==> flow/design.v <==
module Decoder(
input       [3:2]            ALU_FUN,
output      reg              Logic_Enable,
output      reg              Shift_Enable,
output      reg              Arith_Enable,
output      reg              CMP_Enable
);
always @(*)               
 begin 
  case (ALU_FUN)
		   2'b00 : 
		   begin 
		    Arith_Enable = 1'b1;
			Shift_Enable = 1'b0;
			Logic_Enable = 1'b0;
			CMP_Enable = 1'b0;
		   end
		   2'b01 :                                       
		   begin 
		    Arith_Enable = 1'b0;
			Shift_Enable = 1'b0;
			Logic_Enable = 1'b1;
			CMP_Enable = 1'b0;
		   end
		   2'b10 :                                       
		   begin 
		    Arith_Enable = 1'b0;
			Shift_Enable = 1'b0;
			Logic_Enable = 1'b0;
			CMP_Enable = 1'b1;
		   end
		   2'b11 :                                       
		   begin 
		    Arith_Enable = 1'b0;
			Shift_Enable = 1'b1;
			Logic_Enable = 1'b0;
			CMP_Enable = 1'b0;
		   end
	endcase 
end 	
endmodule
module Arith_Unit #(parameter Width = 16)
(
input     [Width-1 :0]                 A,
input     [Width-1 :0]                 B,
input                                  CLK,
input                                  RST,
input       [1:0]                      ALU_FUN,
input                                  Arith_Enable,
output      reg[Width-1 :0]            Arith_OUT,
output      reg                        Carry_OUT,
output      reg                        Arith_Flag
);
wire                         High; 
wire                         LOW;
reg   [Width-1 :0]           Arith_OUT_R;
reg                          Arith_Flag_R;
reg                          Carry_OUT_R;
always @(*) 
 begin
  Carry_OUT_R = 1'b0;
  Arith_Flag_R = Arith_Enable;
  if (Arith_Enable)  
   begin 
            Arith_Flag_R = High;
	  case (ALU_FUN)
			   2'b00 :                                       
			   begin 
			   {Carry_OUT_R , Arith_OUT_R} = A + B;
			   end
			   2'b01 :                                      
			   begin 
			   Arith_OUT_R = A - B;
			   end
			   2'b10 :                                      
			   begin
			   Arith_OUT_R = A * B ;
			   end
			   2'b11 :                                     
			   begin
			   Arith_OUT_R = (B == {Width{1'b0}}) ? {Width{1'b1}} : A / B ;
			   end
		endcase 
	end
   else 
    begin
	  Arith_OUT_R= 16'b0;	
	end	
end 	
always @(posedge CLK or negedge RST)                 
 begin 
	 if (!RST)
	  begin
	    Arith_OUT <= 16'b0;
	    Arith_Flag <= 1'b0;
		Carry_OUT <= 1'b0;
	  end
	 else 
	  begin
	    Arith_OUT <= Arith_OUT_R;
 	    Arith_Flag <= Arith_Flag_R;
		Carry_OUT <= Carry_OUT_R;
	  end
 end
assign High = 1'b1;
assign LOW = 1'b0;
endmodule   
module Logic_Unit  #(parameter Width = 16)
(
input       [Width-1 :0]               A,
input       [Width-1 :0]               B,
input                                  CLK,
input       [1:0]                      ALU_FUN,
input                                  RST,
input                                  Logic_Enable,
output      reg                        Logic_Flag,
output      reg[Width-1 :0]            Logic_OUT
);
wire                         High; 
wire                         LOW;
reg    [Width-1 :0]          Logic_OUT_R;
reg                          Logic_Flag_R;
always @(*)               
 begin 
  Logic_Flag_R = Logic_Enable;
  if (Logic_Enable)
   begin
               Logic_Flag_R = High;
	  case (ALU_FUN)
			   2'b00 :                                       
			   begin
			   Logic_OUT_R = A & B;
			   end
			   2'b01 :                                       
			   begin
			   Logic_OUT_R = A | B;
			   end
			   2'b10 :                                       
			   begin
			   Logic_OUT_R = ~(A & B);
			   end
			   2'b11 :                                        
			   begin
			   Logic_OUT_R = ~(A | B);
			   end
		endcase
     end	
	else		
	 begin
	 Logic_OUT_R = 16'b0;
	 end
end 	
always @ (posedge CLK or negedge RST)                 
 begin 
 if (!RST)
  begin
  Logic_OUT <= 16'b0;
  Logic_Flag <= 1'b0;
  end
 else
  begin 
  Logic_OUT <= Logic_OUT_R;
  Logic_Flag <= Logic_Flag_R;
  end
end
assign High = 1'b1;
assign LOW = 1'b0;
endmodule   
module CMP_Unit #(parameter Width = 16)
(
input       [Width-1 :0]               A,
input       [Width-1 :0]               B,
input                                  CLK,
input       [1:0]                      ALU_FUN,
input                                  RST,
input                                  CMP_Enable,
output      reg                        CMP_Flag,
output      reg[Width-1 :0]            CMP_OUT
);
wire                         High; 
wire                         LOW;
reg   [Width-1 :0]           CMP_OUT_R;
reg                          CMP_Flag_R;
always @(*)               
 begin 
  CMP_Flag_R = CMP_Enable;
  CMP_OUT_R = 16'b0;
  if (CMP_Enable)
   begin
               CMP_Flag_R = High;
	  case (ALU_FUN)
			   2'b00 : 
			   begin                                   
				 CMP_OUT_R = 16'b0000;
				 end
			   2'b01 : 
			   begin 
				if (A == B)                                      
				 CMP_OUT_R = 16'b0001;
				 end
			   2'b10 :                                        
			   begin 
				if ( A > B)
				 CMP_OUT_R = 16'b0010;
				 end
			   2'b11 :                                       
			   begin
				if (A < B)
				 CMP_OUT_R = 16'b0011;
				 end
		endcase 
	end
  else
   begin
    CMP_OUT_R = 16'b0;
  end	
end 	
always @ (posedge CLK or negedge RST)                 
begin 
 if (!RST)
  begin
  CMP_OUT <= 16'b0;
  CMP_Flag <= 1'b0;
  end
 else
  begin 
  CMP_OUT <= CMP_OUT_R;
  CMP_Flag <= CMP_Flag_R;
  end
end
assign High = 1'b1;
assign LOW = 1'b0;
endmodule   
module Shift_Unit #(parameter Width = 16)
(
input       [Width-1 :0]                  A,
input       [Width-1 :0]                  B,
input                                     CLK,
input       [1:0]                         ALU_FUN,
input                                     RST,
input                                     Shift_Enable,
output      reg                           Shift_Flag,
output      reg[Width-1 :0]               Shift_OUT
);
wire                         High; 
wire                         LOW;
reg   [Width-1 :0]           Shift_OUT_R;
reg                          Shift_Flag_R;
always @(*)               
 begin 
  Shift_Flag_R = Shift_Enable;
  if (Shift_Enable)
   begin
              Shift_Flag_R = High;
	  case (ALU_FUN)
			   2'b00 :                                        
			   begin 
			   Shift_OUT_R = A >> 16'b0001;
			   end
			   2'b01 :                                        
			   begin
			   Shift_OUT_R = A << 16'b0001;
			   end
			   2'b10 :                                        
			   begin 
			   Shift_OUT_R = B >> 16'b0001;
			   end
			   2'b11 :                                        
			   begin
			   Shift_OUT_R = B << 16'b0001;
			   end
		endcase 
	end
  else
   begin 
     Shift_OUT_R = 16'b0;
  end	 
end 	
always @ (posedge CLK or negedge RST)                 
 begin 
  if (!RST)
   begin 
  Shift_OUT <= 16'b0;
  Shift_Flag <= 1'b0;
   end
  else
   begin  
  Shift_OUT <= Shift_OUT_R;
  Shift_Flag <= Shift_Flag_R;
  end
end
assign High = 1'b1;
assign LOW = 1'b0;
endmodule   
module ALU_TOP #(parameter Width = 16)
( 
input        [Width-1 :0]                                 A,
input        [Width-1 :0]                                 B,
input        [3:0]                                        ALU_FUN,
input                                                     CLK,
input                                                     RST,
output       [Width-1 :0]                                 Arith_OUT,
output                                                    Arith_Flag,
output                                                    Carry_OUT,
output       [Width-1 :0]                                 Logic_Out,
output                                                    Logic_Flag,
output       [Width-1 :0]                                 CMP_OUT,
output                                                    CMP_Flag,
output                                                    Shift_Flag,
output       [Width-1 :0]                                 Shift_OUT
);
wire      Shift_Enable,Logic_Enable,Arith_Enable,CMP_Enable;
Decoder DUT1 (
.ALU_FUN(ALU_FUN[3:2]),
.Logic_Enable(Logic_Enable),
.Shift_Enable(Shift_Enable),
.Arith_Enable(Arith_Enable),
.CMP_Enable(CMP_Enable)
);
Arith_Unit DUT2 (
.A(A),
.B(B),
.CLK(CLK),
.RST(RST),
.ALU_FUN(ALU_FUN[1:0]),
.Arith_Enable(Arith_Enable),
.Arith_OUT(Arith_OUT),
.Carry_OUT(Carry_OUT),
.Arith_Flag(Arith_Flag)
);
Logic_Unit DUT3 (
.A(A),
.B(B),
.CLK(CLK),
.RST(RST),
.ALU_FUN(ALU_FUN[1:0]),
.Logic_Enable(Logic_Enable),
.Logic_Flag(Logic_Flag),
.Logic_OUT(Logic_Out)
);
CMP_Unit DUT4 (
.A(A),
.B(B),
.CLK(CLK),
.RST(RST),
.ALU_FUN(ALU_FUN[1:0]),
.CMP_Enable(CMP_Enable),
.CMP_Flag(CMP_Flag),
.CMP_OUT(CMP_OUT)
);
Shift_Unit DUT5(
.A(A),
.B(B),
.CLK(CLK),
.RST(RST),
.ALU_FUN(ALU_FUN[1:0]),
.Shift_Enable(Shift_Enable),
.Shift_Flag(Shift_Flag),
.Shift_OUT(Shift_OUT)
);
endmodule
==> flow/run.sh <==
#!/bin/bash
# the make line also repeats each setting of config.mk as NAME=value (left out here)
make -C /OpenROAD-flow-scripts/flow DESIGN_CONFIG=/design/flow/config.mk WORK_HOME=/design/flow/orfs CLKGATE_MAP_FILE= finish
==> flow/config.mk <==
export PLATFORM = sky130hd
export DESIGN_NAME = ALU_TOP
export DESIGN_NICKNAME = ALU_TOP
export VERILOG_FILES = /design/flow/design.v
export SDC_FILE = /design/flow/constraint.sdc
export NUM_CORES = 4
export LEC_CHECK = 0
export CAP_MARGIN = 20
export CORE_MARGIN = 2
export CORE_UTILIZATION = 40
export SETUP_SLACK_MARGIN = -1.87
export SLEW_MARGIN = 20
==> flow/constraint.sdc <==
create_clock -name core_clock -period 31.4 [get_ports {CLK}]
set_input_delay 6.2800 -clock core_clock [delete_from_list [all_inputs] [get_ports {CLK}]]
set_output_delay 6.2800 -clock core_clock [all_outputs]
set_load 0.01 [all_outputs]
==> reports/results.txt, run 1 <==
arrival time worst endpoint - 32.21 ns
dpl cell area - 19100 um2
FP Util - 0.407
first-pass GRT wire length - 90.1 mm
number of enable flip-flop cells - 0
clock share of power - 0.075
CTS Hold Bufs - 0
Worst Tran Pin Value - 1.05 ns
Hold Crit Class - in2async
CP Buf/Inv Count - 16
chip height - 197 um
CP peak stage delay - 0.61 ns
Top logic family - adder cells
Max-cap violations - 0
DP HPWL - 45.3 mm
hold_ws - 6.10 ns
largest net degree at the start of global routing - 72
storage element area - 1380 um2
Inserted Clock Buffers - 5
CTS Sinks - 55
Basic Gates by Area - 0.189
Seq pwr share - 0.095
P_clk - 0.0615 mW
Synth Register Bits - 55
Yosys top cell by area - ha_1
post-synthesis adder-cell area fraction - 0.308
CTS tree - built
pwr/cell area - 42.2 nW/um2
Final Power - 0.823 mW
Reg clk slew, reported paths - 0.08 ns
Port Buffers - 92
post-route cell area - 19500 um2
Compound Share, Synth - 0.207
crit end category - flop
main area contributors after synthesis - ha_1, fa_1, dfrtp_1
GPL Wtd Cong - 0.976
total global-route track usage - 0.301
fin nets - 2701
Violated Checks - negative setup slack
sequential power - 0.0780 mW
distinct lib cells - 84
Post-synth top cells - ha_1, nor2_1, inv_1
gate count of the mapped netlist - 1920
Synth top area share - 0.198
clk buf depth - 2
die width - 197 um
Synth top cell by count - ha_1
RSZ-0062 raised after global routing - true
total core area - 36700 um2
slew margin rel. - 0.295
f_max - 31.2 MHz
post-layout min period - 32.01 ns
status - failed layout checks
combinational share of power - 0.831
peak supply drop - 0.0000502 V
CP startpoint - B[13]
vias in the first global route - 16.2k
CP endpoint - DUT2.Arith_OUT[0]
Synth Flop Type - dfrtp_1
WL final - 58.2 mm
ANT nets after route - 0
Final Max Tran Viols - 0
Rows - 70
Logic power comb - 0.684 mW
Setup crit start kind - primary input
Root Buffer - clkbuf_16
critical path depth in cells - 120
Synth Seq Share - 0.0922
DRC Markers - 0
Diodes inserted - 0
setup violators final - 1
initial antenna violation count - 2
Sw Ratio - 0.485
P&R area growth vs syn - 30.5%
ys cells - 1920
total vias in the final route - 16.2k
asr flop ratio synth - 1.00
initial DRC count - 1313
CP dominant cell by count - ha_1
Pint - 0.424 mW
drt first pass iters - 6
peak fanout along the critical path - 10
Post-synth mux share - 0.0463
leakage power figure - 9.57 nW
Tcrit/Tclk final - 1.02
OpenROAD warning count - 63
remaining global-route overflow - 0
Routed wire per std cell - 20.7 um
yosys stat area - 14900 um2
area of the mapped netlist - 14900 um2
Synth warnings - 5
worst slack at placement - -1.57 ns
CP delay by family, top - AND-OR/OR-AND gates
Crit-path slowest cell - or4_4
Hold Violations, Final - 0
kind of critical path - in2reg
XORs/XNORs by Area - 0.0821
Die ar. - 38900 um2
Avg Inst Size Synth - 7.78 um2
H-tree levels - 2
I/O pin count - 107
final worst slack - -0.608 ns
Vias/cell - 5.75
Psw - 0.399 mW
setup_tns - -0.608 ns
Comb area - 12700 um2
Critical Path RT - 31.61 ns
Max power group - combinational logic
fill count - 3510
layout make-up:
type	count	share of cell area
well taps	468	0.0301
clock buffers	8	0.00803
repair buffers	500	0.204
flip-flops and latches	55	0.0706
multi-input cells	1593	0.651
inverters	190	0.0366
what timing repair did:
item	4_1_cts	5_1_grt
setup buffers	0	2
gates resized	0	43
endpoints found under the setup margin	0	2
per-stage QoR:
| step | util | instances |
|---|---|---|
| 3_5_place_dp | 0.521 | 2806 |
| 6_report | 0.531 | 2814 |
| 3_3_place_gp | 0.521 | 2806 |
| 2_1_floorplan | - | 1933 |
| 4_1_cts | 0.525 | 2814 |
| 5_1_grt | 0.531 | 2814 |
per-layer routing:
layer	GRT usage	wire [um]	vias up
li1	-	-	7544
met1	0.390	24600	7747
met2	0.503	26600	721
met3	0.0464	4500	163
met4	0.117	2460	0
met5	0	0	-
==> run 2: changes to the inputs <==
CORE_UTILIZATION = 70   (was 40)
CTS_CLUSTER_DIAMETER = 234   (was unset)
CTS_CLUSTER_SIZE = 24   (was unset)
MAX_ROUTING_LAYER = met4   (was unset)
SETUP_SLACK_MARGIN = unset   (was -1.87)
clock period = 30.4 ns   (was 31.4 ns; I/O delays follow)
==> reports/results.txt, run 2 <==
post-synthesis adder-cell area fraction - 0.308
Root Buffer - clkbuf_16
Avg Inst Size Synth - 7.78 um2
Synth Flop Type - dfrtp_1
Fail Step - global routing
GPL Wtd Cong - 1.10
dpl cell area - 18800 um2
Rows - 53
Synth warnings - 5
FP Util - 0.712
Compound Share, Synth - 0.207
yosys stat area - 14900 um2
Port Buffers - 92
XORs/XNORs by Area - 0.0821
Top logic family - adder cells
die width - 150 um
Inserted Clock Buffers - 5
Yosys top cell by area - ha_1
area of the mapped netlist - 14900 um2
H-tree levels - 2
ys cells - 1920
number of enable flip-flop cells - 0
status - stopped before the end
total core area - 21000 um2
chip height - 150 um
Basic Gates by Area - 0.189
Synth Register Bits - 55
CTS Sinks - 55
Post-synth mux share - 0.0463
Die ar. - 22500 um2
main area contributors after synthesis - ha_1, fa_1, dfrtp_1
Synth top cell by count - ha_1
error msg - [ERROR DPL-0038] Utilization greater than 100%, impossible to legalize
I/O pin count - 107
Synth top area share - 0.198
Post-synth top cells - ha_1, nor2_1, inv_1
asr flop ratio synth - 1.00
gate count of the mapped netlist - 1920
Synth Seq Share - 0.0922
distinct lib cells - 84
clk buf depth - 2
DP HPWL - 46.2 mm
run 2: through the flow:
| step | setup slack, ns | std cells |
|---|---|---|
| after CTS | 0.00490 | 2605 |
| after detailed placement | -0.989 | 2580 |
| after global placement | -0.145 | 2580 |
| after floorplan | 0.00830 | 1933 |
run 2: repair_timing:
item	in CTS
pin swaps	21
buffers inserted	17
gates resized	41
hold buffers	0
setup endpoints to repair	1
==> run 3: changes to the inputs <==
CORE_UTILIZATION = 36   (was 70)
CTS_CLUSTER_DIAMETER = unset   (was 234)
CTS_CLUSTER_SIZE = unset   (was 24)
MAX_ROUTING_LAYER = unset   (was met4)
clock period = 45.8 ns   (was 30.4 ns; I/O delays follow)
==> reports/results.txt, run 3 <==
H-tree levels - 2
peak supply drop - 0.0000306 V
Routed wire per std cell - 21.7 um
Post-synth mux share - 0.0463
peak fanout along the critical path - 17
Synth warnings - 5
Synth Flop Type - dfrtp_1
Reg clk slew, reported paths - 0.09 ns
Post-synth top cells - ha_1, nor2_1, inv_1
Die ar. - 43100 um2
post-cts sizing count - 0
number of enable flip-flop cells - 0
post-layout min period - 41.46 ns
die width - 208 um
RSZ-0062 raised after global routing - false
Max power group - combinational logic
CP Buf/Inv Count - 9
hold_ws - 8.99 ns
combinational share of power - 0.803
asr flop ratio synth - 1.00
Crit-path slowest cell - or4_1
Root Buffer - clkbuf_16
Vias/cell - 5.81
Rows - 74
slew margin rel. - 0.377
Final Util - 0.405
drt first pass iters - 5
CP endpoint - DUT2.Arith_OUT[0]
Port Buffers - 92
DRC Markers - 0
GPL Wtd Cong - 0.948
initial antenna violation count - 3
P_clk - 0.0490 mW
gate count of the mapped netlist - 1920
fin nets - 2329
Synth Register Bits - 55
total core area - 40900 um2
leakage power figure - 7.72 nW
main area contributors after synthesis - ha_1, fa_1, dfrtp_1
Avg Inst Size Synth - 7.78 um2
CP delay by family, top - AND-OR/OR-AND gates
CP startpoint - B[15]
clock share of power - 0.094
distinct lib cells - 84
Inserted Clock Buffers - 5
yosys stat area - 14900 um2
kind of critical path - in2reg
pwr/cell area - 31.4 nW/um2
Yosys top cell by area - ha_1
FP Util - 0.365
DP HPWL - 41.3 mm
largest net degree at the start of global routing - 65
CP peak stage delay - 0.79 ns
Diodes inserted - 0
area of the mapped netlist - 14900 um2
Pint - 0.261 mW
chip height - 208 um
CP dominant cell by count - ha_1
Basic Gates by Area - 0.189
Hold Crit Class - in2async
CTS Hold Bufs - 0
arrival time worst endpoint - 41.66 ns
remaining global-route overflow - 0
Synth top area share - 0.198
Synth Seq Share - 0.0922
Sw Ratio - 0.499
vias in the first global route - 14.4k
OpenROAD warning count - 62
setup violators final - 0
total global-route track usage - 0.251
Synth top cell by count - ha_1
Max-cap violations - 0
P&R area growth vs syn - 11.1%
Seq pwr share - 0.103
XORs/XNORs by Area - 0.0821
post-synthesis adder-cell area fraction - 0.308
CTS Sinks - 55
Setup crit start kind - primary input
crit end category - flop
Worst Tran Pin Value - 0.922 ns
WL final - 54.3 mm
Logic power comb - 0.418 mW
ANT nets after route - 0
f_max - 24.1 MHz
ys cells - 1920
total vias in the final route - 14.6k
sequential power - 0.0536 mW
Critical Path RT - 46.00 ns
Top logic family - adder cells
CTS tree - built
initial DRC count - 1139
Psw - 0.260 mW
I/O pin count - 107
critical path depth in cells - 115
setup_tns - 0 ns
status - no timing/DRC/antenna violations
Tcrit/Tclk final - 0.905
Final Max Tran Viols - 0
clk buf depth - 2
Hold Violations, Final - 0
setup bufs post-CTS - 0
Compound Share, Synth - 0.207
first-pass GRT wire length - 85.1 mm
==> run 3: cell type report <==
cell class / count / area (um2)
multi-input cells: 1593 / 12500
fillers: 4227 / 24300
flip-flops and latches: 55 / 1380
clock buffers: 5 / 125
inverters: 190 / 713
repair buffers: 128 / 1180
clock inverters: 3 / 47.5
well taps: 532 / 666
==> run 3: per-layer routing <==
metal  vias up  GRT usage  wire (um)
met5         -          0         13
met4         2     0.0866       2080
met3       105     0.0233       3710
met2       594      0.410      24700
met1      7062      0.347      23800
li1       6804          -          -
==> run 3: per-stage QoR <==
step / area (um2) / power, mW / worst slack (ns) / std cells
floorplan: 15000 / 0.365 / 10.35 / 1933
global placement: 16400 / 0.465 / 4.69 / 2498
detailed placement: 16400 / 0.466 / 4.07 / 2498
CTS: 16600 / 0.518 / 4.35 / 2506
global route: 16600 / 0.571 / 1.89 / 2506
finish: 16600 / 0.520 / 4.34 / 2506
==> run 4: changes to the inputs <==
CORE_UTILIZATION = 70   (was 36)
CTS_CLUSTER_DIAMETER = 234   (was unset)
CTS_CLUSTER_SIZE = 88   (was unset)
MAX_ROUTING_LAYER = met4   (was unset)
clock period = 30.8 ns   (was 45.8 ns; I/O delays follow)
==> reports/results.txt, run 4 <==
status - stopped before the end
Fail Step - global routing
error msg - [ERROR GRT-0232] Routing congestion too high. Check the congestion heatmap in the GUI.
FP Util - 0.712
Avg Inst Size Synth - 7.78 um2
H-tree levels - 2
Synth top area share - 0.198
Basic Gates by Area - 0.189
area of the mapped netlist - 14900 um2
post-synthesis adder-cell area fraction - 0.308
Post-synth top cells - ha_1, nor2_1, inv_1
Synth Seq Share - 0.0922
total global-route track usage - 0.825
asr flop ratio synth - 1.00
Post-synth mux share - 0.0463
XORs/XNORs by Area - 0.0821
Top logic family - adder cells
Compound Share, Synth - 0.207
Synth Flop Type - dfrtp_1
remaining global-route overflow - 125
Root Buffer - clkbuf_16
die width - 150 um
dpl cells - 2496
Synth Register Bits - 55
I/O pin count - 107
Synth warnings - 5
CTS Hold Bufs - 0
ys cells - 1920
DP HPWL - 42.0 mm
GPL Wtd Cong - 1.11
Inserted Clock Buffers - 5
gate count of the mapped netlist - 1920
distinct lib cells - 84
Yosys top cell by area - ha_1
clk buf depth - 2
total core area - 21000 um2
yosys stat area - 14900 um2
Rows - 53
chip height - 150 um
main area contributors after synthesis - ha_1, fa_1, dfrtp_1
Port Buffers - 92
CTS Sinks - 55
number of enable flip-flop cells - 0
Synth top cell by count - ha_1
Die ar. - 22500 um2
-- run 4: per-stage QoR --
| stage | TNS, ns | setup WS [ns] | cell area (um2) | hold WS, ns |
|---|---|---|---|---|
| floorplan | 0 | 0.00660 | 15100 | 5.86 |
| global placement | -0.105 | -0.105 | 18100 | 6.32 |
| detailed placement | -1.14 | -1.14 | 18100 | 6.33 |
| CTS | 0 | 0.00310 | 18400 | 6.02 |
-- run 4: layer usage --
metal / global-route usage / GRT overflow
met5: - / -
met4: 0.833 / 49
met3: 0.667 / 4
met2: 0.970 / 71
met1: 0.798 / 1
-- run 4: what timing repair did --
item | in CTS
hold endpoints to repair | 0
gates cloned | 0
pin swaps | 12
setup endpoints to repair | 1
buffers inserted | 4
resized | 29
==> run 5: changes to the inputs <==
ABC_AREA = 1   (was unset)
CAP_MARGIN = 15   (was 20)
CORE_UTILIZATION = 64   (was 70)
CTS_CLUSTER_DIAMETER = 282   (was 234)
CTS_CLUSTER_SIZE = 98   (was 88)
MAX_ROUTING_LAYER = unset   (was met4)
PLACE_DENSITY = 0.41   (was unset)
TNS_END_PERCENT = 15   (was unset)
clock period = 18.5 ns   (was 30.8 ns; I/O delays follow)
==> reports/results.txt, run 5 <==
Root Buffer - clkbuf_16
Rows - 57
Post-synth mux share - 0
Synth Seq Share - 0.0879
post-synthesis adder-cell area fraction - 0.293
dpl cells - 3145
status - failed layout checks
Tcrit/Tclk final - 1.46
OpenROAD warning count - 67
Final Util - 0.897
CTS Sinks - 55
crit end category - flop
Synth Register Bits - 55
CP dominant cell by count - nand2_1
Hold Crit Class - in2async
drt first pass iters - 14
Max power group - combinational logic
yosys stat area - 15700 um2
CTS tree - built
Inserted Clock Buffers - 5
fill count - 1139
XORs/XNORs by Area - 0.0513
largest net degree at the start of global routing - 56
Synth Flop Type - dfrtp_1
CP peak stage delay - 0.50 ns
Vias/cell - 6.40
final worst slack - -8.45 ns
Worst Tran Pin Value - 1.07 ns
CP delay by family, top - simple AND/OR/NAND/NOR gates
asr flop ratio synth - 1.00
Psw - 0.747 mW
post-layout min period - 26.95 ns
CP endpoint - DUT2.Arith_OUT[0]
DP HPWL - 46.0 mm
critical path depth in cells - 178
distinct lib cells - 66
Final Max Tran Viols - 0
ANT nets after route - 0
sequential power - 0.132 mW
Synth top cell by count - nand2_1
Seq pwr share - 0.092
Die ar. - 25700 um2
WL final - 70.8 mm
Post-synth top cells - nand2_1, inv_1, ha_1
Critical Path RT - 18.70 ns
clock share of power - 0.070
slew margin rel. - 0.281
pwr/cell area - 65.8 nW/um2
ys cells - 2344
die width - 160 um
f_max - 37.1 MHz
Max-cap violations - 0
arrival time worst endpoint - 27.16 ns
Crit-path slowest cell - clkdlybuf4s50_1
Sw Ratio - 0.523
Hold Violations, Final - 0
FP Util - 0.648
area of the mapped netlist - 15700 um2
Routed wire per std cell - 22.1 um
fin cells - 3201
Logic power comb - 1.20 mW
Diodes inserted - 0
initial antenna violation count - 1
number of enable flip-flop cells - 0
hold_ws - 3.55 ns
DRC Markers - 0
Setup crit start kind - primary input
Pint - 0.681 mW
total global-route track usage - 0.486
GPL Wtd Cong - 1.02
Top logic family - adder cells
I/O pin count - 107
Port Buffers - 92
vias in the first global route - 20.0k
Synth top area share - 0.189
kind of critical path - in2reg
RSZ-0062 raised after global routing - true
Reg clk slew, reported paths - 0.08 ns
clk buf depth - 2
Final Power - 1.43 mW
fin nets - 3232
CP Buf/Inv Count - 28
Avg Inst Size Synth - 6.68 um2
initial DRC count - 2540
first-pass GRT wire length - 100 mm
P&R area growth vs syn - 38.5%
Violated Checks - negative setup slack
CTS Hold Bufs - 0
peak supply drop - 0.0000667 V
Basic Gates by Area - 0.281
main area contributors after synthesis - ha_1, nand2_1, fa_1
peak fanout along the critical path - 16
chip height - 160 um
total vias in the final route - 20.5k
Synth warnings - 5
Compound Share, Synth - 0.155
H-tree levels - 2
gate count of the mapped netlist - 2344
total core area - 24200 um2
P_clk - 0.0998 mW
CP startpoint - B[7]
Yosys top cell by area - ha_1
remaining global-route overflow - 0
combinational share of power - 0.838
leakage power figure - 11.8 nW
setup violators final - 5
[run 5: per-stage QoR]
step | setup TNS (ns) | area [um2] | setup WS, ns
after floorplan | -13.04 | 16100 | -5.57
after global placement | -17.87 | 20400 | -6.55
after detailed placement | -22.77 | 20400 | -7.68
after CTS | -16.06 | 21300 | -6.21
after global routing | -31.52 | 21700 | -9.80
final | -25.54 | 21700 | -8.45
[run 5: layout make-up]
type / count / area [um2] / share of cell area
inverters: 423 / 1630 / 0.0750
clock inverters: 3 / 25.0 / 0.00115
clock buffers: 5 / 125 / 0.00577
well taps: 324 / 405 / 0.0187
multi-input cells: 1787 / 13400 / 0.616
repair buffers: 603 / 4780 / 0.220
flip-flops and latches: 55 / 1380 / 0.0634
repair inverters: 1 / 3.75 / 0.000173
[run 5: metal layers]
layer	part of all wire	global-route usage	wire length, um
met2	0.43	0.796	30700
met3	0.13	0.110	9560
met4	0.11	0.389	7880
met1	0.32	0.545	22600
met5	0.00016	0	11
[run 5: repair_timing]
item                                    in CTS  in global routing
buffers inserted                            38                  9
cloned                                       1                  0
gates resized                              112                 64
endpoints found under the setup margin       5                  6
pin swaps                                   84                 52
==> run 6: changes to the inputs <==
CAP_MARGIN = 20   (was 15)
CORE_UTILIZATION = 72   (was 64)
CTS_CLUSTER_DIAMETER = unset   (was 282)
CTS_CLUSTER_SIZE = unset   (was 98)
PLACE_DENSITY = unset   (was 0.41)
PLACE_DENSITY_LB_ADDON = 0.28   (was unset)
SETUP_SLACK_MARGIN = -0.96   (was unset)
TNS_END_PERCENT = unset   (was 15)
clock period = 16.5 ns   (was 18.5 ns; I/O delays follow)
==> reports/results.txt, run 6 <==
distinct lib cells - 66
Synth Register Bits - 55
Yosys top cell by area - ha_1
DP HPWL - 63.6 mm
Synth Flop Type - dfrtp_1
Basic Gates by Area - 0.281
Synth warnings - 5
Synth top area share - 0.189
number of enable flip-flop cells - 0
Rows - 53
gate count of the mapped netlist - 2344
Top logic family - adder cells
area of the mapped netlist - 15700 um2
ys cells - 2344
XORs/XNORs by Area - 0.0513
Synth top cell by count - nand2_1
status - stopped before the end
yosys stat area - 15700 um2
GPL Wtd Cong - 1.13
error msg - [ERROR DPL-0038] Utilization greater than 100%, impossible to legalize
Avg Inst Size Synth - 6.68 um2
I/O pin count - 107
main area contributors after synthesis - ha_1, nand2_1, fa_1
Die ar. - 22900 um2
die width - 151 um
Compound Share, Synth - 0.155
Fail Step - clock tree synthesis
Post-synth top cells - nand2_1, inv_1, ha_1
total core area - 21200 um2
Port Buffers - 92
post-synthesis adder-cell area fraction - 0.293
Post-synth mux share - 0
dpl cell area - 20700 um2
FP Util - 0.740
asr flop ratio synth - 1.00
Synth Seq Share - 0.0879
chip height - 151 um
## run 6: stage by stage
stage,setup TNS [ns],worst slack (ns),instances
detailed placement,-44.74,-11.72,3117
floorplan,-19.06,-6.90,2357
global placement,-25.11,-8.06,3117
==> run 7: changes to the inputs <==
CORE_ASPECT_RATIO = 1.82   (was unset)
CORE_UTILIZATION = 38   (was 72)
CTS_CLUSTER_SIZE = 98   (was unset)
HOLD_SLACK_MARGIN = 0.17   (was unset)
PLACE_DENSITY_LB_ADDON = unset   (was 0.28)
SETUP_SLACK_MARGIN = unset   (was -0.96)
SLEW_MARGIN = 40   (was 20)
clock period = 31.7 ns   (was 16.5 ns; I/O delays follow)
==> reports/results.txt, run 7 <==
CP dominant cell by count - nand2_1
Post-synth top cells - nand2_1, inv_1, ha_1
Port Buffers - 92
Rows - 100
Logic power comb - 0.562 mW
combinational share of power - 0.801
DRC Markers - 0
Top logic family - adder cells
CP endpoint - DUT2.Arith_OUT[0]
CP delay by family, top - simple AND/OR/NAND/NOR gates
f_max - 33.3 MHz
Inserted Clock Buffers - 5
area of the mapped netlist - 15700 um2
total vias in the final route - 16.0k
post-layout min period - 30.04 ns
hold_ws - 5.97 ns
GPL Wtd Cong - 1.00
main area contributors after synthesis - ha_1, nand2_1, fa_1
slew margin rel. - 0.402
clock share of power - 0.087
Vias/cell - 5.42
remaining global-route overflow - 0
gate count of the mapped netlist - 2344
Synth Flop Type - dfrtp_1
Seq pwr share - 0.111
setup violators final - 0
Max-cap violations - 0
peak supply drop - 0.0000347 V
CTS tree - built
H-tree levels - 2
Tcrit/Tclk final - 0.948
sequential power - 0.0780 mW
chip height - 278 um
initial antenna violation count - 1
Comb area - 12600 um2
CP peak stage delay - 0.41 ns
critical path depth in cells - 178
P_clk - 0.0613 mW
Avg Inst Size Synth - 6.68 um2
Setup crit start kind - primary input
Reg clk slew, reported paths - 0.08 ns
initial DRC count - 849
Synth top area share - 0.189
total global-route track usage - 0.274
Max power group - combinational logic
Post-synth mux share - 0
number of enable flip-flop cells - 0
yosys stat area - 15700 um2
Die ar. - 42900 um2
Synth top cell by count - nand2_1
Worst Tran Pin Value - 0.888 ns
XORs/XNORs by Area - 0.0513
Final Max Tran Viols - 0
crit end category - flop
vias in the first global route - 16.3k
Routed wire per std cell - 20.2 um
storage element area - 1380 um2
peak fanout along the critical path - 17
die width - 154 um
largest net degree at the start of global routing - 56
CTS Sinks - 55
leakage power figure - 9.69 nW
Sw Ratio - 0.533
arrival time worst endpoint - 30.25 ns
P&R area growth vs syn - 14.7%
ys cells - 2344
I/O pin count - 107
Critical Path RT - 31.91 ns
Compound Share, Synth - 0.155
CP Buf/Inv Count - 23
Basic Gates by Area - 0.281
post-synthesis adder-cell area fraction - 0.293
status - no timing/DRC/antenna violations
Diodes inserted - 0
fin nets - 2799
Psw - 0.374 mW
asr flop ratio synth - 1.00
Root Buffer - clkbuf_16
drt first pass iters - 5
Final Power - 0.702 mW
Hold Violations, Final - 0
Yosys top cell by area - ha_1
pwr/cell area - 39.1 nW/um2
kind of critical path - in2reg
WL final - 59.5 mm
DP HPWL - 47.0 mm
Synth warnings - 5
clk buf depth - 2
Synth Seq Share - 0.0879
OpenROAD warning count - 62
FP Util - 0.384
CP startpoint - A[15]
first-pass GRT wire length - 89.9 mm
fill count - 4274
Synth Register Bits - 55
total core area - 40800 um2
distinct lib cells - 66
Crit-path slowest cell - clkdlybuf4s50_1
Pint - 0.328 mW
Hold Crit Class - in2async
ANT nets after route - 0
run 7: cell type report:
class | count | area share
Timing Repair inverter | 1 | 0.000279
Clock inverter | 3 | 0.00160
Tap cell | 510 | 0.0355
Sequential cell | 55 | 0.0766
Timing Repair Buffer | 168 | 0.0853
Multi-Input combinational cell | 1789 | 0.704
Inverter | 423 | 0.0899
Clock buffer | 5 | 0.00697
run 7: repair_timing:
item	CTS	global route
resized	0	95
hold buffers	0	0
setup buffers	0	24
endpoints found under the setup margin	0	2
run 7: metal layers:
| layer | routed length (um) | part of all wire | global-route usage | vias to the layer above |
|---|---|---|---|---|
| met5 | 15 | 0.00025 | 0 | - |
| met4 | 5460 | 0.092 | 0.208 | 2 |
| li1 | - | - | - | 7694 |
| met3 | 2650 | 0.045 | 0.0228 | 241 |
| met1 | 20000 | 0.34 | 0.265 | 7502 |
| met2 | 31400 | 0.53 | 0.529 | 582 |
run 7: through the flow:
step | TNS, ns | instances | setup slack [ns] | utilization | cell area, um2
after floorplan | 0 | 2357 | 4.03 | - | 15700
after global placement | 0 | 2918 | 0.225 | 0.421 | 17200
after detailed placement | -0.0993 | 2918 | -0.0993 | 0.421 | 17200
after CTS | 0 | 2926 | 0.157 | 0.425 | 17300
after global routing | -0.148 | 2954 | -0.148 | 0.440 | 18000
final | 0 | 2954 | 1.66 | 0.440 | 18000
==> run 8: changes to the inputs <==
ABC_AREA = unset   (was 1)
CORE_ASPECT_RATIO = unset   (was 1.82)
CORE_UTILIZATION = 72   (was 38)
CTS_CLUSTER_DIAMETER = 28   (was unset)
CTS_CLUSTER_SIZE = 87   (was 98)
HOLD_SLACK_MARGIN = unset   (was 0.17)
PLACE_DENSITY_LB_ADDON = 0.28   (was unset)
SETUP_SLACK_MARGIN = 4.99   (was unset)
SLEW_MARGIN = 20   (was 40)
TNS_END_PERCENT = 40   (was unset)
clock period = 34.4 ns   (was 31.7 ns; I/O delays follow)
==> reports/results.txt, run 8 <==
chip height - 148 um
ys cells - 1920
Top logic family - adder cells
area of the mapped netlist - 14900 um2
DP HPWL - 41.7 mm
Avg Inst Size Synth - 7.78 um2
GPL Wtd Cong - 1.07
CTS Sinks - 55
dpl cell area - 16500 um2
Rows - 52
Synth Flop Type - dfrtp_1
Basic Gates by Area - 0.189
Port Buffers - 92
die width - 148 um
clk buf depth - 2
yosys stat area - 14900 um2
gate count of the mapped netlist - 1920
Synth Register Bits - 55
Post-synth mux share - 0.0463
Inserted Clock Buffers - 5
XORs/XNORs by Area - 0.0821
Synth warnings - 5
Compound Share, Synth - 0.207
error msg - [ERROR GRT-0232] Routing congestion too high. Check the congestion heatmap in the GUI.
Synth top area share - 0.198
remaining global-route overflow - 2345
number of enable flip-flop cells - 0
CTS Hold Bufs - 0
Post-synth top cells - ha_1, nor2_1, inv_1
H-tree levels - 2
Root Buffer - clkbuf_16
I/O pin count - 107
Die ar. - 21900 um2
status - stopped before the end
asr flop ratio synth - 1.00
Synth Seq Share - 0.0922
total global-route track usage - 1.07
distinct lib cells - 84
post-synthesis adder-cell area fraction - 0.308
FP Util - 0.735
total core area - 20300 um2
Yosys top cell by area - ha_1
Synth top cell by count - ha_1
Fail Step - global routing
main area contributors after synthesis - ha_1, fa_1, dfrtp_1
==> run 8: repair_timing <==
action                     in CTS
setup endpoints to repair       3
resized                       197
setup buffers                 133
pin swaps                     126
gates cloned                    4
==> run 8: layer usage <==
layer  overflow  track usage
met5          6        0.627
met4        415         1.15
met3         69        0.858
met2       1777         1.40
met1         78        0.941
==> run 8: metrics by stage <==
step           TNS, ns  worst slack [ns]   util  std cells
3_5_place_dp    -0.132            -0.132  0.814       2241
4_1_cts              0              3.81  0.915       2386
3_3_place_gp         0             0.695  0.814       2241
2_1_floorplan        0              4.09      -       1933
==> run 9: changes to the inputs <==
ABC_AREA = 1   (was unset)
CELL_PAD_IN_SITES_GLOBAL_PLACEMENT = 1   (was unset)
CORE_MARGIN = 4   (was 2)
CORE_UTILIZATION = 28   (was 72)
CTS_CLUSTER_DIAMETER = unset   (was 28)
CTS_CLUSTER_SIZE = 93   (was 87)
GPL_TIMING_DRIVEN = 0   (was unset)
PLACE_DENSITY = 0.85   (was unset)
PLACE_DENSITY_LB_ADDON = unset   (was 0.28)
SETUP_SLACK_MARGIN = 5.0   (was 4.99)
TNS_END_PERCENT = unset   (was 40)
clock period = 44.3 ns   (was 34.4 ns; I/O delays follow)
==> reports/results.txt, run 9 <==
Synth warnings - 5
CTS Hold Bufs - 0
Rows - 86
Vias/cell - 4.80
Comb area - 12300 um2
total vias in the final route - 15.4k
Top logic family - adder cells
remaining global-route overflow - 0
Pint - 0.230 mW
Hold Crit Class - in2async
Critical Path RT - 44.53 ns
CP Buf/Inv Count - 26
clk buf depth - 2
Setup crit start kind - primary input
Final Max Tran Viols - 0
CP delay by family, top - simple AND/OR/NAND/NOR gates
yosys stat area - 15700 um2
OpenROAD warning count - 62
leakage power figure - 9.44 nW
Routed wire per std cell - 16.6 um
Worst Tran Pin Value - 1.07 ns
P_clk - 0.0455 mW
setup violators final - 0
GR Util met1 - 0.241
Sw Ratio - 0.527
Post-synth mux share - 0
Die ar. - 59800 um2
GR Util met2 - 0.286
ys cells - 2344
CP peak stage delay - 0.98 ns
Inserted Clock Buffers - 5
slew margin rel. - 0.286
crit end category - flop
die width - 244 um
fin nets - 2812
Crit-path slowest cell - clkdlybuf4s50_1
Synth Flop Type - dfrtp_1
total core area - 55200 um2
setup bufs post-CTS - 0
Compound Share, Synth - 0.155
Yosys top cell by area - ha_1
number of enable flip-flop cells - 0
gate count of the mapped netlist - 2344
vias in the first global route - 14.8k
Reg clk slew, reported paths - 0.09 ns
clock share of power - 0.094
Psw - 0.256 mW
Port Buffers - 90
kind of critical path - in2reg
total global-route track usage - 0.177
largest net degree at the start of global routing - 34
initial antenna violation count - 2
peak supply drop - 0.0000315 V
setup_tns - 0 ns
initial DRC count - 1244
combinational share of power - 0.793
I/O pin count - 107
CP dominant cell by count - nand2_1
worst slack at placement - 7.88 ns
Post-synth top cells - nand2_1, inv_1, ha_1
critical path depth in cells - 177
chip height - 244 um
status - no timing/DRC/antenna violations
CP endpoint - DUT2.Arith_OUT[0]
P&R area growth vs syn - 13.3%
sequential power - 0.0550 mW
drt first pass iters - 6
final worst slack - 7.95 ns
Avg Inst Size Synth - 6.68 um2
Logic power comb - 0.385 mW
distinct lib cells - 66
Seq pwr share - 0.113
asr flop ratio synth - 1.00
post-cts sizing count - 0
Root Buffer - clkbuf_16
post-synthesis adder-cell area fraction - 0.293
area of the mapped netlist - 15700 um2
storage element area - 1380 um2
FP Util - 0.284
first-pass GRT wire length - 83.5 mm
Max power group - combinational logic
Hold Violations, Final - 0
CTS tree - built
Max-cap violations - 0
XORs/XNORs by Area - 0.0513
arrival time worst endpoint - 36.58 ns
CTS Sinks - 55
Most Crowded Layer GR - met2
peak fanout along the critical path - 17
dpl cells - 3197
RSZ-0062 raised after global routing - false
post-layout min period - 36.35 ns
Synth Seq Share - 0.0879
Diodes inserted - 0
GPL Wtd Cong - 0.998
ANT nets after route - 0
Synth top area share - 0.189
fin cells - 3205
H-tree levels - 2
Synth Register Bits - 55
main area contributors after synthesis - ha_1, nand2_1, fa_1
DRC Markers - 0
fill count - 6027
CP startpoint - B[0]
Tcrit/Tclk final - 0.821
WL final - 53.2 mm
Basic Gates by Area - 0.281
f_max - 27.5 MHz
Synth top cell by count - nand2_1
DP HPWL - 43.2 mm
pwr/cell area - 27.4 nW/um2
met3 global-route usage - 0.0226
[run 9: final cells by class]
| class | instances | share of cell area |
|---|---|---|
| sequential | 55 | 0.0776 |
| tap | 748 | 0.0528 |
| buffer | 92 | 0.0264 |
| timing repair buffer | 92 | 0.0526 |
| clock inverter | 3 | 0.00190 |
| multi-input combinational | 1787 | 0.692 |
| inverter | 423 | 0.0897 |
| clock buffer | 5 | 0.00705 |
[run 9: per-stage QoR]
step,instance area [um2],hold slack (ns),utilization,power [mW]
5_1_grt,17700,8.45,0.321,0.544
6_report,17700,8.44,0.321,0.486
3_3_place_gp,17500,9.45,0.318,0.434
2_1_floorplan,15700,8.56,-,0.341
4_1_cts,17700,8.45,0.321,0.487
3_5_place_dp,17600,8.80,0.318,0.438
[run 9: routing by layer]
metal | wire [um] | up-vias
met5 | 33 | -
met4 | 2160 | 4
met3 | 3720 | 94
li1 | - | 7725
met2 | 23400 | 494
met1 | 23800 | 7058
==> run 10: changes to the inputs <==
CELL_PAD_IN_SITES_GLOBAL_PLACEMENT = unset   (was 1)
CORE_MARGIN = 2   (was 4)
CORE_UTILIZATION = 68   (was 28)
CTS_CLUSTER_DIAMETER = 282   (was unset)
CTS_CLUSTER_SIZE = 98   (was 93)
GPL_TIMING_DRIVEN = unset   (was 0)
PLACE_DENSITY = 0.42   (was 0.85)
SETUP_SLACK_MARGIN = unset   (was 5.0)
clock period = 23.1 ns   (was 44.3 ns; I/O delays follow)
==> reports/results.txt, run 10 <==
status - stopped before the end
Fail Step - clock tree synthesis
error msg - [ERROR DPL-0038] Utilization greater than 100%, impossible to legalize
Synth top area share - 0.189
Post-synth mux share - 0
Synth top cell by count - nand2_1
asr flop ratio synth - 1.00
Synth warnings - 5
chip height - 156 um
number of enable flip-flop cells - 0
Synth Flop Type - dfrtp_1
FP Util - 0.692
Yosys top cell by area - ha_1
gate count of the mapped netlist - 2344
XORs/XNORs by Area - 0.0513
distinct lib cells - 66
main area contributors after synthesis - ha_1, nand2_1, fa_1
Post-synth top cells - nand2_1, inv_1, ha_1
I/O pin count - 107
total core area - 22600 um2
Port Buffers - 92
Compound Share, Synth - 0.155
die width - 156 um
dpl cell area - 20500 um2
yosys stat area - 15700 um2
Die ar. - 24300 um2
ys cells - 2344
Basic Gates by Area - 0.281
area of the mapped netlist - 15700 um2
Top logic family - adder cells
DP HPWL - 50.0 mm
GPL Wtd Cong - 1.11
Avg Inst Size Synth - 6.68 um2
Synth Register Bits - 55
post-synthesis adder-cell area fraction - 0.293
Synth Seq Share - 0.0879
Rows - 55
run 10: stage by stage:
| stage | util | setup WS, ns | std cells | setup TNS (ns) |
|---|---|---|---|---|
| detailed placement | 0.907 | -4.74 | 3101 | -9.59 |
| global placement | 0.907 | -3.15 | 3101 | -5.43 |
| floorplan | - | -1.64 | 2357 | -1.64 |
==> run 11: changes to the inputs <==
ABC_AREA = unset   (was 1)
CELL_PAD_IN_SITES_DETAIL_PLACEMENT = 1   (was unset)
CELL_PAD_IN_SITES_GLOBAL_PLACEMENT = 1   (was unset)
CORE_UTILIZATION = 35   (was 68)
CTS_CLUSTER_DIAMETER = unset   (was 282)
CTS_CLUSTER_SIZE = unset   (was 98)
GPL_TIMING_DRIVEN = 1   (was unset)
MAX_ROUTING_LAYER = met5   (was unset)
PLACE_DENSITY = 0.58   (was 0.42)
SETUP_SLACK_MARGIN = 4.19   (was unset)
clock period = 20.3 ns   (was 23.1 ns; I/O delays follow)
==> reports/results.txt, run 11 <==
CTS Sinks - 55
CP dominant cell by count - buf_4
Critical Path RT - 20.51 ns
RSZ-0062 raised after global routing - true
Avg Inst Size Synth - 7.78 um2
Setup crit start kind - primary input
area of the mapped netlist - 14900 um2
Synth warnings - 5
hold_ws - 3.89 ns
CP delay by family, top - AND-OR/OR-AND gates
combinational share of power - 0.845
total core area - 42000 um2
post-layout min period - 28.26 ns
Vias/cell - 5.56
Post-synth mux share - 0.0463
DRC Markers - 0
Final Max Tran Viols - 0
Top logic family - adder cells
distinct lib cells - 84
Tcrit/Tclk final - 1.39
ANT nets after route - 0
sequential power - 0.121 mW
Synth Seq Share - 0.0922
CP peak stage delay - 0.43 ns
clk buf depth - 2
Pint - 0.746 mW
H-tree levels - 2
Inserted Clock Buffers - 5
P_clk - 0.103 mW
Final Power - 1.44 mW
Synth Flop Type - dfrtp_1
CTS tree - built
number of enable flip-flop cells - 0
Post-synth top cells - ha_1, nor2_1, inv_1
Port Buffers - 92
arrival time worst endpoint - 28.47 ns
Crit-path slowest cell - or3b_4
Yosys top cell by area - ha_1
first-pass GRT wire length - 110 mm
fin nets - 2903
I/O pin count - 107
f_max - 35.4 MHz
initial DRC count - 1053
yosys stat area - 14900 um2
Hold Crit Class - in2async
die width - 211 um
Diodes inserted - 0
P&R area growth vs syn - 52.3%
Root Buffer - clkbuf_16
main area contributors after synthesis - ha_1, fa_1, dfrtp_1
Max-cap violations - 0
clock share of power - 0.071
Basic Gates by Area - 0.189
storage element area - 1380 um2
Psw - 0.698 mW
fill count - 4990
Violated Checks - negative setup slack
Final Util - 0.541
Synth top area share - 0.198
peak fanout along the critical path - 7
post-synthesis adder-cell area fraction - 0.308
peak supply drop - 0.0000832 V
DP HPWL - 55.8 mm
critical path depth in cells - 124
Max power group - combinational logic
Compound Share, Synth - 0.207
remaining global-route overflow - 0
CP endpoint - DUT2.Arith_OUT[0]
CTS Hold Bufs - 0
chip height - 211 um
Worst Tran Pin Value - 0.835 ns
CP Buf/Inv Count - 24
leakage power figure - 10.8 nW
Rows - 75
OpenROAD warning count - 65
vias in the first global route - 18.2k
largest net degree at the start of global routing - 58
GPL Wtd Cong - 0.915
Comb area - 14100 um2
setup violators final - 5
slew margin rel. - 0.429
crit end category - flop
total vias in the final route - 17.2k
Sw Ratio - 0.484
Seq pwr share - 0.084
gate count of the mapped netlist - 1920
Logic power comb - 1.22 mW
kind of critical path - in2reg
drt first pass iters - 5
FP Util - 0.355
CP startpoint - B[4]
final worst slack - -7.96 ns
total global-route track usage - 0.326
asr flop ratio synth - 1.00
XORs/XNORs by Area - 0.0821
Routed wire per std cell - 24.1 um
Synth Register Bits - 55
Reg clk slew, reported paths - 0.08 ns
ys cells - 1920
WL final - 74.5 mm
initial antenna violation count - 0
Die ar. - 44300 um2
status - failed layout checks
Synth top cell by count - ha_1
pwr/cell area - 63.5 nW/um2
Hold Violations, Final - 0
## run 11: area by class of cell
class | count | area share
Clock buffer | 5 | 0.00550
Sequential cell | 55 | 0.0605
Inverter | 190 | 0.0315
Tap cell | 539 | 0.0297
Clock inverter | 3 | 0.00209
Multi-Input combinational cell | 1593 | 0.619
Timing Repair Buffer | 702 | 0.251
## run 11: repair_timing
| action | in CTS | in global routing |
|---|---|---|
| pin swaps | 106 | 102 |
| buffers inserted | 106 | 46 |
| resized | 206 | 116 |
| endpoints found under the setup margin | 8 | 8 |
## run 11: per-stage QoR
| stage | area, um2 | cells | TNS [ns] | setup slack (ns) |
|---|---|---|---|---|
| finish | 22700 | 3087 | -24.01 | -7.96 |
| CTS | 21800 | 3041 | -21.42 | -7.45 |
| global placement | 20000 | 2927 | -27.45 | -8.94 |
| detailed placement | 20000 | 2927 | -30.61 | -9.73 |
| global route | 22700 | 3087 | -27.55 | -8.76 |
| floorplan | 15500 | 1933 | -18.72 | -7.16 |
## run 11: layer usage
metal / vias to the layer above / part of all wire / global-route usage
li1: 7931 / - / -
met1: 8583 / 0.42 / 0.417
met2: 488 / 0.49 / 0.573
met3: 171 / 0.046 / 0.0277
met4: 0 / 0.046 / 0.119
met5: - / 0 / 0
==> run 12: changes to the inputs <==
CELL_PAD_IN_SITES_DETAIL_PLACEMENT = unset   (was 1)
CELL_PAD_IN_SITES_GLOBAL_PLACEMENT = unset   (was 1)
CORE_UTILIZATION = 54   (was 35)
GPL_TIMING_DRIVEN = unset   (was 1)
MAX_ROUTING_LAYER = unset   (was met5)
PLACE_DENSITY = unset   (was 0.58)
SETUP_SLACK_MARGIN = 4.99   (was 4.19)
clock period = 17.4 ns   (was 20.3 ns; I/O delays follow)
==> reports/results.txt, run 12 <==
GPL Wtd Cong - 1.04
sequential power - 0.140 mW
H-tree levels - 2
final worst slack - -9.83 ns
main area contributors after synthesis - ha_1, fa_1, dfrtp_1
crit end category - flop
die width - 170 um
initial DRC count - 1889
total global-route track usage - 0.422
drt first pass iters - 6
Reg clk slew, reported paths - 0.09 ns
largest net degree at the start of global routing - 72
remaining global-route overflow - 0
Routed wire per std cell - 22.3 um
CP startpoint - B[9]
CP endpoint - DUT2.Arith_OUT[0]
Synth Register Bits - 55
Yosys top cell by area - ha_1
combinational share of power - 0.845
setup_tns - -35.10 ns
ANT nets after route - 0
Pint - 0.827 mW
Setup crit start kind - primary input
Top logic family - adder cells
number of enable flip-flop cells - 0
peak supply drop - 0.000110 V
DP HPWL - 45.6 mm
Seq pwr share - 0.086
initial antenna violation count - 1
Vias/cell - 6.18
gate count of the mapped netlist - 1920
distinct lib cells - 84
total core area - 27000 um2
Max-cap violations - 0
OpenROAD warning count - 67
Rows - 60
setup violators final - 6
Synth Flop Type - dfrtp_1
kind of critical path - in2reg
fin cells - 2844
CP dominant cell by count - a21oi_2
Synth top cell by count - ha_1
CTS Sinks - 55
status - failed layout checks
Crit-path slowest cell - or4_4
arrival time worst endpoint - 27.43 ns
Inserted Clock Buffers - 5
DRC Markers - 0
area of the mapped netlist - 14900 um2
clock share of power - 0.068
critical path depth in cells - 121
total vias in the final route - 17.6k
Violated Checks - negative setup slack
Synth warnings - 5
yosys stat area - 14900 um2
Hold Violations, Final - 0
fin nets - 2857
storage element area - 1380 um2
asr flop ratio synth - 1.00
Avg Inst Size Synth - 7.78 um2
peak fanout along the critical path - 7
Synth Seq Share - 0.0922
worst slack at placement - -11.08 ns
Tcrit/Tclk final - 1.56
CTS Hold Bufs - 0
Port Buffers - 92
RSZ-0062 raised after global routing - true
dpl cells - 2706
Logic power comb - 1.37 mW
Die ar. - 29000 um2
P&R area growth vs syn - 46.8%
Final Max Tran Viols - 0
CP Buf/Inv Count - 15
CTS tree - built
leakage power figure - 10.5 nW
f_max - 36.7 MHz
post-layout min period - 27.23 ns
post-synthesis adder-cell area fraction - 0.308
Root Buffer - clkbuf_16
dpl cell area - 19600 um2
FP Util - 0.552
fill count - 1800
first-pass GRT wire length - 94.5 mm
chip height - 170 um
Hold Crit Class - in2async
WL final - 63.4 mm
Basic Gates by Area - 0.189
ys cells - 1920
Comb area - 13900 um2
slew margin rel. - 0.354
post-route cell area - 21900 um2
Psw - 0.797 mW
CP delay by family, top - AND-OR/OR-AND gates
CP peak stage delay - 0.55 ns
clk buf depth - 2
pwr/cell area - 74.1 nW/um2
XORs/XNORs by Area - 0.0821
Critical Path RT - 17.60 ns
Compound Share, Synth - 0.207
P_clk - 0.111 mW
Synth top area share - 0.198
Post-synth top cells - ha_1, nor2_1, inv_1
Max power group - combinational logic
I/O pin count - 107
Sw Ratio - 0.491
vias in the first global route - 17.4k
Post-synth mux share - 0.0463
Worst Tran Pin Value - 0.959 ns
[run 12: timing repair]
item / in CTS / in global routing
hold endpoints to repair: 0 / 0
buffers inserted: 87 / 42
endpoints found under the setup margin: 10 / 10
resized: 181 / 99
gates cloned: 0 / 0
pin swaps: 99 / 85
[run 12: per-layer routing]
layer,wire length (um),track usage
met5,0,0
met4,4850,0.244
met3,6600,0.0833
met2,28500,0.708
met1,23400,0.504
[run 12: cell type report]
| cell class | instances | area share |
|---|---|---|
| Antenna cell | 1 | 0.000114 |
| Clock buffer | 5 | 0.00571 |
| Clock inverter | 3 | 0.00126 |
| Inverter | 190 | 0.0326 |
| Multi-Input combinational cell | 1593 | 0.636 |
| Sequential cell | 55 | 0.0628 |
| Tap cell | 341 | 0.0195 |
| Timing Repair Buffer | 656 | 0.242 |
[run 12: through the flow]
step / util / power [mW] / hold slack [ns]
after global routing: 0.811 / 1.75 / 3.39
after CTS: 0.780 / 1.56 / 3.33
after detailed placement: 0.727 / 1.39 / 3.66
after global placement: 0.727 / 1.35 / 3.65
final: 0.811 / 1.62 / 3.31
after floorplan: - / 0.980 / 3.18
==> run 13: changes to the inputs <==
CORE_UTILIZATION = 71   (was 54)
CTS_CLUSTER_DIAMETER = 28   (was unset)
CTS_CLUSTER_SIZE = 80   (was unset)
PLACE_DENSITY_LB_ADDON = 0.26   (was unset)
SETUP_SLACK_MARGIN = 5.0   (was 4.99)
TNS_END_PERCENT = 40   (was unset)
clock period = 35.2 ns   (was 17.4 ns; I/O delays follow)
==> reports/results.txt, run 13 <==
yosys stat area - 14900 um2
Rows - 53
distinct lib cells - 84
status - stopped before the end
main area contributors after synthesis - ha_1, fa_1, dfrtp_1
remaining global-route overflow - 4
DP HPWL - 40.8 mm
area of the mapped netlist - 14900 um2
total core area - 20800 um2
total global-route track usage - 0.795
FP Util - 0.717
CTS Sinks - 55
I/O pin count - 107
post-synthesis adder-cell area fraction - 0.308
Basic Gates by Area - 0.189
Synth Seq Share - 0.0922
Synth Register Bits - 55
ys cells - 1920
Die ar. - 22200 um2
Synth top cell by count - ha_1
Compound Share, Synth - 0.207
H-tree levels - 2
chip height - 149 um
Yosys top cell by area - ha_1
Synth top area share - 0.198
gate count of the mapped netlist - 1920
number of enable flip-flop cells - 0
Synth Flop Type - dfrtp_1
CTS Hold Bufs - 0
Avg Inst Size Synth - 7.78 um2
die width - 149 um
Inserted Clock Buffers - 5
error msg - [ERROR GRT-0232] Routing congestion too high. Check the congestion heatmap in the GUI.
Post-synth mux share - 0.0463
Post-synth top cells - ha_1, nor2_1, inv_1
Synth warnings - 5
XORs/XNORs by Area - 0.0821
asr flop ratio synth - 1.00
Root Buffer - clkbuf_16
GPL Wtd Cong - 1.08
Port Buffers - 92
Top logic family - adder cells
clk buf depth - 2
Fail Step - global routing
==> run 13: what timing repair did <==
action                                  4_1_cts
pin swaps                                   100
cloned                                        2
buffers inserted                            124
endpoints found under the setup margin        3
resized                                     162
==> run 13: layer usage <==
metal	track usage	GRT overflow
met1	0.794	0
met2	0.937	1
met3	0.654	0
met4	0.792	3
met5	0.457	0
==> run 13: stage by stage <==
stage	power (mW)	cell area, um2	setup WS (ns)	cells
after detailed placement	0.626	16500	0.0861	2237
after CTS	0.711	18300	4.13	2371
after floorplan	0.484	15500	4.73	1933
after global placement	0.597	16500	0.763	2237
==> run 14: changes to the inputs <==
ABC_AREA = 1   (was unset)
CORE_UTILIZATION = 22   (was 71)
CTS_CLUSTER_DIAMETER = 385   (was 28)
CTS_CLUSTER_SIZE = 98   (was 80)
MAX_ROUTING_LAYER = met4   (was unset)
PLACE_DENSITY_LB_ADDON = unset   (was 0.26)
SETUP_SLACK_MARGIN = unset   (was 5.0)
TNS_END_PERCENT = unset   (was 40)
clock period = 32.0 ns   (was 35.2 ns; I/O delays follow)
==> reports/results.txt, run 14 <==
status - no timing/DRC/antenna violations
main area contributors after synthesis - ha_1, nand2_1, fa_1
vias in the first global route - 14.7k
combinational share of power - 0.796
Post-synth top cells - nand2_1, inv_1, ha_1
arrival time worst endpoint - 29.91 ns
total global-route track usage - 0.151
die width - 271 um
clk buf depth - 2
gate count of the mapped netlist - 2344
f_max - 33.7 MHz
CP peak stage delay - 0.55 ns
ys cells - 2344
CTS Sinks - 55
storage element area - 1380 um2
Inserted Clock Buffers - 5
Seq pwr share - 0.113
Most Crowded Layer GR - met2
final worst slack - 2.33 ns
fin nets - 2785
Compound Share, Synth - 0.155
pwr/cell area - 37.1 nW/um2
Hold Crit Class - in2async
Post-synth mux share - 0
peak supply drop - 0.0000409 V
Psw - 0.356 mW
Tcrit/Tclk final - 0.927
FP Util - 0.223
Critical Path RT - 32.24 ns
asr flop ratio synth - 1.00
Max power group - combinational logic
fill count - 7782
met3 global-route usage - 0.0272
peak fanout along the critical path - 20
P_clk - 0.0616 mW
CP dominant cell by count - nand2_1
H-tree levels - 2
P&R area growth vs syn - 16.4%
Logic power comb - 0.538 mW
Pint - 0.320 mW
Synth Register Bits - 55
CTS Hold Bufs - 0
initial antenna violation count - 1
total core area - 70300 um2
DP HPWL - 42.5 mm
Crit-path slowest cell - clkdlybuf4s50_1
drt first pass iters - 5
Routed wire per std cell - 16.2 um
Root Buffer - clkbuf_16
largest net degree at the start of global routing - 56
Reg clk slew, reported paths - 0.10 ns
Max-cap violations - 0
first-pass GRT wire length - 84.5 mm
Yosys top cell by area - ha_1
Worst Tran Pin Value - 1.07 ns
Sw Ratio - 0.527
WL final - 54.4 mm
CP delay by family, top - simple AND/OR/NAND/NOR gates
I/O pin count - 107
CP Buf/Inv Count - 17
Synth top cell by count - nand2_1
Synth Flop Type - dfrtp_1
CP endpoint - DUT2.Arith_OUT[0]
remaining global-route overflow - 0
critical path depth in cells - 179
crit end category - flop
yosys stat area - 15700 um2
Die ar. - 73300 um2
distinct lib cells - 66
OpenROAD warning count - 62
sequential power - 0.0766 mW
chip height - 271 um
Synth Seq Share - 0.0879
slew margin rel. - 0.283
leakage power figure - 9.58 nW
CTS tree - built
Avg Inst Size Synth - 6.68 um2
Setup crit start kind - primary input
Top logic family - adder cells
hold_ws - 6.23 ns
Synth top area share - 0.189
total vias in the final route - 15.4k
kind of critical path - in2reg
GR Util met2 - 0.237
post-layout min period - 29.67 ns
Hold Violations, Final - 0
Final Max Tran Viols - 0
Port Buffers - 92
worst slack at placement - -0.0274 ns
Rows - 97
Basic Gates by Area - 0.281
ANT nets after route - 0
Synth warnings - 5
setup violators final - 0
initial DRC count - 1131
Final Power - 0.677 mW
CP startpoint - B[2]
Vias/cell - 4.57
area of the mapped netlist - 15700 um2
clock share of power - 0.091
number of enable flip-flop cells - 0
GR Util met1 - 0.200
post-synthesis adder-cell area fraction - 0.293
Comb area - 12500 um2
DRC Markers - 0
XORs/XNORs by Area - 0.0513
GPL Wtd Cong - 0.960
## run 14: layer usage
| layer | share of wire | wire length, um |
|---|---|---|
| met5 | 0 | 0 |
| met1 | 0.45 | 24700 |
| met3 | 0.076 | 4140 |
| met4 | 0.029 | 1580 |
| met2 | 0.44 | 24000 |
## run 14: per-stage QoR
| step | std cells | cell area [um2] | TNS (ns) | util |
|---|---|---|---|---|
| 3_3_place_gp | 3342 | 17700 | 0 | 0.252 |
| 2_1_floorplan | 2357 | 15700 | 0 | - |
| 6_report | 3371 | 18200 | 0 | 0.259 |
| 5_1_grt | 3371 | 18200 | -0.0834 | 0.259 |
| 3_5_place_dp | 3342 | 17700 | -0.0274 | 0.252 |
| 4_1_cts | 3350 | 17800 | 0 | 0.254 |
## run 14: what timing repair did
action	in CTS	in global routing
buffers inserted	0	19
endpoints found under the setup margin	0	2
resized	0	54
## run 14: layout make-up
class,count,area share
Clock inverter,3,0.00151
Timing Repair Buffer,156,0.0768
Multi-Input combinational cell,1788,0.686
Clock buffer,5,0.00687
Antenna cell,1,0.000137
Sequential cell,55,0.0755
Tap cell,940,0.0645
Inverter,423,0.0884
==> run 15: changes to the inputs <==
ABC_AREA = unset   (was 1)
CELL_PAD_IN_SITES_DETAIL_PLACEMENT = 1   (was unset)
CELL_PAD_IN_SITES_GLOBAL_PLACEMENT = 2   (was unset)
CORE_UTILIZATION = 59   (was 22)
CTS_CLUSTER_DIAMETER = unset   (was 385)
CTS_CLUSTER_SIZE = 53   (was 98)
GPL_ROUTABILITY_DRIVEN = 0   (was unset)
GPL_TIMING_DRIVEN = 0   (was unset)
MAX_ROUTING_LAYER = unset   (was met4)
SLEW_MARGIN = 5   (was 20)
TNS_END_PERCENT = 90   (was unset)
==> reports/results.txt, run 15 <==
Fail Step - global placement without I/O
post-synthesis adder-cell area fraction - 0.308
Synth Register Bits - 55
asr flop ratio synth - 1.00
Synth top area share - 0.198
gate count of the mapped netlist - 1920
Compound Share, Synth - 0.207
Post-synth mux share - 0.0463
XORs/XNORs by Area - 0.0821
number of enable flip-flop cells - 0
Synth Flop Type - dfrtp_1
total core area - 25000 um2
Yosys top cell by area - ha_1
ys cells - 1920
area of the mapped netlist - 14900 um2
Synth top cell by count - ha_1
yosys stat area - 14900 um2
chip height - 163 um
Top logic family - adder cells
Post-synth top cells - ha_1, nor2_1, inv_1
distinct lib cells - 84
status - stopped before the end
Avg Inst Size Synth - 7.78 um2
FP Util - 0.596
Rows - 58
Synth Seq Share - 0.0922
main area contributors after synthesis - ha_1, fa_1, dfrtp_1
die width - 163 um
error msg - [ERROR GPL-0301] Utilization 109.004 % exceeds 100%.
Basic Gates by Area - 0.189
Die ar. - 26600 um2
Synth warnings - 5
Power is estimated from default activity; no workload was simulated.
